==> tundra <==
// wrapper
module wrapper #(
    parameter DATA_WIDTH = 32,
    parameter ADDR_WIDTH = 8,
    parameter RESP_WIDTH = 3
)
(
    input s3_axi_aclk,
    input s3_axi_aresetn,
    input [ADDR_WIDTH-1:0] s3_axi_awaddr,
    input s3_axi_awvalid,
    output wire s3_axi_awready,
    input [DATA_WIDTH-1:0] s3_axi_wdata,
    input [DATA_WIDTH/8:0] s3_axi_wstrb,
    input s3_axi_wvalid,
    output wire s3_axi_wready,
    output wire [RESP_WIDTH - 1:0] s3_axi_bresp,
    output wire s3_axi_bvalid,
    input s3_axi_bready,
    input [ADDR_WIDTH-1:0] s3_axi_araddr,
    input s3_axi_arvalid,
    output wire s3_axi_arready,
    output wire [DATA_WIDTH-1:0] s3_axi_rdata,
    output wire [RESP_WIDTH - 1:0] s3_axi_rresp,
    output wire s3_axi_rvalid,
    input s3_axi_rready
);
==> flow/config.mk <==
export PLATFORM = sky130hd
export DESIGN_NAME = wrapper
export DESIGN_NICKNAME = wrapper
export VERILOG_FILES = /design/flow/design.v
export SDC_FILE = /design/flow/constraint.sdc
export NUM_CORES = 4
export LEC_CHECK = 0
export ABC_AREA = 1
export CAP_MARGIN = 25
export CELL_PAD_IN_SITES_DETAIL_PLACEMENT = 2
export CELL_PAD_IN_SITES_GLOBAL_PLACEMENT = 3
export CORE_MARGIN = 2
export CORE_UTILIZATION = 55
export CTS_CLUSTER_DIAMETER = 366
export CTS_CLUSTER_SIZE = 40
export GPL_ROUTABILITY_DRIVEN = 0
export GPL_TIMING_DRIVEN = 0
export HOLD_SLACK_MARGIN = 0.11
export MAX_ROUTING_LAYER = met5
export PLACE_DENSITY_LB_ADDON = 0.05
export SETUP_SLACK_MARGIN = 2.72
export SLEW_MARGIN = 40
export TNS_END_PERCENT = 50
==> flow/constraint.sdc <==
create_clock -name core_clock -period 12.2 [get_ports {s3_axi_aclk}]
set_input_delay 2.4400 -clock core_clock [delete_from_list [all_inputs] [get_ports {s3_axi_aclk}]]
set_output_delay 2.4400 -clock core_clock [all_outputs]
set_load 0.01 [all_outputs]
run.sh (not shown) runs the stock make flow with config.mk's settings and CLKGATE_MAP_FILE=.
==> lagoon (differences from tundra) <==
- ABC_AREA: 1 -> 0
- CAP_MARGIN: 25 -> 20
- CELL_PAD_IN_SITES_DETAIL_PLACEMENT: 2 -> unset
- CELL_PAD_IN_SITES_GLOBAL_PLACEMENT: 3 -> unset
- CORE_UTILIZATION: 55 -> 72
- CTS_CLUSTER_DIAMETER: 366 -> 332
- CTS_CLUSTER_SIZE: 40 -> 21
- GPL_ROUTABILITY_DRIVEN: 0 -> unset
- GPL_TIMING_DRIVEN: 0 -> 1
- HOLD_SLACK_MARGIN: 0.11 -> unset
- PLACE_DENSITY_LB_ADDON: 0.05 -> 0.0
- SETUP_SLACK_MARGIN: 2.72 -> -0.53
- SLEW_MARGIN: 40 -> 20
- TNS_END_PERCENT: 50 -> unset
==> flow/constraint.sdc (replaced) <==
create_clock -name core_clock -period 6.54 [get_ports {s3_axi_aclk}]
set_input_delay 1.3080 -clock core_clock [delete_from_list [all_inputs] [get_ports {s3_axi_aclk}]]
set_output_delay 1.3080 -clock core_clock [all_outputs]
set_load 0.01 [all_outputs]
==> garnet (differences from tundra) <==
- ABC_AREA: 1 -> 0
- CAP_MARGIN: 25 -> 20
- CELL_PAD_IN_SITES_DETAIL_PLACEMENT: 2 -> unset
- CELL_PAD_IN_SITES_GLOBAL_PLACEMENT: 3 -> unset
- CORE_UTILIZATION: 55 -> 72
- CTS_CLUSTER_DIAMETER: 366 -> 332
- CTS_CLUSTER_SIZE: 40 -> 21
- GPL_ROUTABILITY_DRIVEN: 0 -> unset
- GPL_TIMING_DRIVEN: 0 -> 1
- HOLD_SLACK_MARGIN: 0.11 -> unset
- PLACE_DENSITY_LB_ADDON: 0.05 -> 0.0
- SETUP_SLACK_MARGIN: 2.72 -> 0.88
- SLEW_MARGIN: 40 -> 20
- TNS_END_PERCENT: 50 -> unset
==> flow/constraint.sdc (replaced) <==
create_clock -name core_clock -period 8.31 [get_ports {s3_axi_aclk}]
set_input_delay 1.6620 -clock core_clock [delete_from_list [all_inputs] [get_ports {s3_axi_aclk}]]
set_output_delay 1.6620 -clock core_clock [all_outputs]
set_load 0.01 [all_outputs]
==> results <==
- tundra never finished: it broke off in global placement without I/O. lagoon completed and failed the layout checks on negative setup slack. garnet produced a clean layout.
- Between lagoon and garnet, the lower first-iteration DRC count is in garnet (gap 8.1%, measured against garnet).
- Against lagoon, the hold slack of garnet is higher by 0.0032 ns.
- In die size, garnet and lagoon do not differ.
- In garnet the via count is lower than in lagoon, by 3.8%.
- Total power: lagoon is larger than garnet (27%).
==> figures <==
quantity	lagoon	garnet	tundra
Net switching power figure	1.40 mW	1.12 mW	-
Sum of internal, switching and leakage power	6.36 mW	5.03 mW	-
Status	finished with violations	timing/DRC/antenna clean	stopped before the end
Last stage reached	-	-	global placement without I/O
Layout check failures	negative setup slack	-	-
Final cycle utilization of the critical path	1.25	0.980	-
RSZ-0062 raised after global routing	true	true	-
Final hold vios	0	0	-
Crit path capture type	register	register	-
Synthesized-area fraction occupied by ao, oa, aoi and oai cells	0.0800	0.0800	0.0735
Worst setup slack after placement	-1.54 ns	0.00568 ns	-
Critical path data arrival time	8.63 ns	8.63 ns	-
Crit path largest cell delay	0.63 ns	0.60 ns	-
Area of the synthesized netlist per yosys stat	57700 um2	57700 um2	59600 um2

* * *

==> job 1255 <==
wrapper again, from the RTL that the note above started with.
make LEC_CHECK=0 CAP_MARGIN=20 CORE_MARGIN=2 CORE_UTILIZATION=72 PLACE_DENSITY_LB_ADDON=0.0 SLEW_MARGIN=20 finish   # period 7.62 ns
==> inputs of job 3667, as changes to job 1255 <==
Settings changed: CTS_CLUSTER_SIZE set to 74, MAX_ROUTING_LAYER set to met4, SETUP_SLACK_MARGIN set to 2.22.
==> flow/constraint.sdc (replaced) <==
create_clock -name core_clock -period 7.71 [get_ports {s3_axi_aclk}]
set_input_delay 1.5420 -clock core_clock [delete_from_list [all_inputs] [get_ports {s3_axi_aclk}]]
set_output_delay 1.5420 -clock core_clock [all_outputs]
set_load 0.01 [all_outputs]
==> inputs of job 2053, as changes to job 1255 <==
Settings changed: CAP_MARGIN 20 to 0, CORE_UTILIZATION 72 to 71, CTS_CLUSTER_SIZE set to 37, PLACE_DENSITY_LB_ADDON 0.0 to not set, SETUP_SLACK_MARGIN set to 1.25.
==> flow/constraint.sdc (replaced) <==
create_clock -name core_clock -period 8.68 [get_ports {s3_axi_aclk}]
set_input_delay 1.7360 -clock core_clock [delete_from_list [all_inputs] [get_ports {s3_axi_aclk}]]
set_output_delay 1.7360 -clock core_clock [all_outputs]
set_load 0.01 [all_outputs]
==> inputs of job 6383, as changes to job 1255 <==
Settings changed: ABC_AREA set to 0, CORE_UTILIZATION 72 to 71, CTS_CLUSTER_DIAMETER set to 193, CTS_CLUSTER_SIZE set to 21, GPL_TIMING_DRIVEN set to 1, MAX_ROUTING_LAYER set to met5, PLACE_DENSITY_LB_ADDON 0.0 to 0.05, SETUP_SLACK_MARGIN set to 0.88.
==> flow/constraint.sdc (replaced) <==
create_clock -name core_clock -period 8.31 [get_ports {s3_axi_aclk}]
set_input_delay 1.6620 -clock core_clock [delete_from_list [all_inputs] [get_ports {s3_axi_aclk}]]
set_output_delay 1.6620 -clock core_clock [all_outputs]
set_load 0.01 [all_outputs]
==> results <==
metric                                                              job 2053                             job 3667                           job 1255                                job 6383
Sequential cell area                                               13100 um2                            13000 um2                          13000 um2                               13000 um2
Post-layout worst setup margin                                      0.653 ns                            -0.359 ns                          -0.556 ns                                0.226 ns
M3 GR Usage                                                            7.48%                                7.89%                              8.66%                                   7.94%
Postcts setup bufs                                                        15                                   35                                 10                                      30
Fmax achieved                                                        125 MHz                              124 MHz                            122 MHz                                 124 MHz
Power, Total                                                         6.24 mW                              6.81 mW                            6.99 mW                                 5.02 mW
Data required time at the worst endpoint                             9.19 ns                              8.19 ns                            8.13 ns                                 8.80 ns
Power per Cell Area                                              96.7 nW/um2                           101 nW/um2                         106 nW/um2                             78.5 nW/um2
DIE AREA                                                           83500 um2                            82400 um2                          82400 um2                               83500 um2
Fraction of power spent switching nets                                 22.1%                                22.5%                              22.7%                                   22.2%
Hold EP                                    adder_instiate.s1_axi_arready_tmp  multiplier_instiate.result_hold[57]  adder_instiate.s1_axi_arready_tmp  multiplier_instiate.s2_axi_arready_tmp
Overall die width                                                     289 um                               287 um                             287 um                                  289 um
Number of global-route vias before repair                              45800                                47500                              47500                                   45800
Result of the run                                             finished clean                      failed layout checks               failed layout checks                     finished clean
Reasons for failing layout checks                                          -                 negative setup slack               negative setup slack                                       -
Detailed-route wire length per cell                                  20.8 um                              20.7 um                            20.0 um                                 20.5 um
Latency at later pin                                                 0.64 ns                              0.66 ns                            0.67 ns                                 0.64 ns

* * *

==> inputs of quartz <==
wrapper again, from the RTL that the note above started with.
clock: 6.92 ns
lec_check: 0
abc_area: 0
cap_margin: 20
core_aspect_ratio: 0.71
core_margin: 2
core_utilization: 72
cts_cluster_diameter: 332
cts_cluster_size: 21
gpl_timing_driven: 1
max_routing_layer: met5
place_density_lb_addon: 0.0
setup_slack_margin: 1.96
slew_margin: 20
==> ember: changes against quartz <==
- ABC_AREA: 0 -> not set
- CORE_ASPECT_RATIO: 0.71 -> not set
- CORE_UTILIZATION: 72 -> 59
- CTS_CLUSTER_DIAMETER: 332 -> not set
- CTS_CLUSTER_SIZE: 21 -> not set
- GPL_TIMING_DRIVEN: 1 -> not set
- MAX_ROUTING_LAYER: met5 -> not set
- PLACE_DENSITY_LB_ADDON: 0.0 -> not set
- SETUP_SLACK_MARGIN: 1.96 -> not set
==> flow/constraint.sdc (replaced) <==
create_clock -name core_clock -period 5.22 [get_ports {s3_axi_aclk}]
set_input_delay 1.0440 -clock core_clock [delete_from_list [all_inputs] [get_ports {s3_axi_aclk}]]
set_output_delay 1.0440 -clock core_clock [all_outputs]
set_load 0.01 [all_outputs]
==> pepper: changes against quartz <==
- ABC_AREA: 0 -> 1
- CAP_MARGIN: 20 -> 5
- CORE_ASPECT_RATIO: 0.71 -> not set
- CTS_CLUSTER_DIAMETER: 332 -> 333
- CTS_CLUSTER_SIZE: 21 -> 25
- PLACE_DENSITY_LB_ADDON: 0.0 -> 0.19
- SETUP_SLACK_MARGIN: 1.96 -> -0.36
==> flow/constraint.sdc (replaced) <==
create_clock -name core_clock -period 13.1 [get_ports {s3_axi_aclk}]
set_input_delay 2.6200 -clock core_clock [delete_from_list [all_inputs] [get_ports {s3_axi_aclk}]]
set_output_delay 2.6200 -clock core_clock [all_outputs]
set_load 0.01 [all_outputs]
==> umber: changes against quartz <==
- CORE_ASPECT_RATIO: 0.71 -> not set
- CORE_UTILIZATION: 72 -> 66
- CTS_CLUSTER_DIAMETER: 332 -> not set
- CTS_CLUSTER_SIZE: 21 -> not set
- GPL_TIMING_DRIVEN: 1 -> not set
- MAX_ROUTING_LAYER: met5 -> not set
- PLACE_DENSITY_LB_ADDON: 0.0 -> not set
- SETUP_SLACK_MARGIN: 1.96 -> -0.5
- TNS_END_PERCENT: not set -> 5
==> flow/constraint.sdc (replaced) <==
create_clock -name core_clock -period 6.2 [get_ports {s3_axi_aclk}]
set_input_delay 1.2400 -clock core_clock [delete_from_list [all_inputs] [get_ports {s3_axi_aclk}]]
set_output_delay 1.2400 -clock core_clock [all_outputs]
set_load 0.01 [all_outputs]
==> results <==
ember reached the layout checks and failed them: negative setup slack. quartz finished but fails on negative setup slack. umber finished but failed the layout checks on negative setup slack. pepper completed without violations. The lowest power belongs to pepper, the highest to ember. Worst hold slack: quartz > umber > ember > pepper. Between pepper and quartz, the lower setup slack is in quartz (gap 6.1 ns). Against quartz, the combinational power of pepper is smaller by about 40%. Of quartz and pepper, pepper has the higher register-to-register slack (gap 6.1 ns).
==> figures <==
Outcome: pepper complete, no violations; ember failed layout checks; quartz failed layout checks; umber failed layout checks
Reasons for failing layout checks: pepper -; ember negative setup slack; quartz negative setup slack; umber negative setup slack
Count of unique library cells instantiated by Yosys: pepper 53; ember 94; quartz 94; umber 94
Critical-path top delay cell: pepper dfxtp_1; ember fa_2; quartz fa_1; umber fa_1
Post-route worst setup slack: pepper 4.77 ns; ember -2.73 ns; quartz -1.31 ns; umber -1.84 ns
Depth of the worst register-to-register path: pepper 32; ember 27; quartz 26; umber 27
Core area: pepper 0.0821 mm^2; ember 0.0969 mm^2; quartz 0.0794 mm^2; umber 0.0868 mm^2
Power in combinational cells: pepper 0.0741 mW; ember -; quartz 0.121 mW; umber -
Total setup violations reported at the end of the flow: pepper 0; ember 79; quartz 61; umber 74
Clk. pwr: pepper 0.996 mW; ember 5.39 mW; quartz 2.23 mW; umber 4.27 mW
Flop pwr share: pepper 0.647; ember 0.470; quartz 0.611; umber 0.485
Total of clock buffers placed in the layout: pepper 29; ember 90; quartz 37; umber 90
Clock latency on the worst-skew pair: pepper 0.63 ns; ember 0.66 ns; quartz 0.61 ns; umber 0.66 ns
Power and IR drop assume default switching activity.
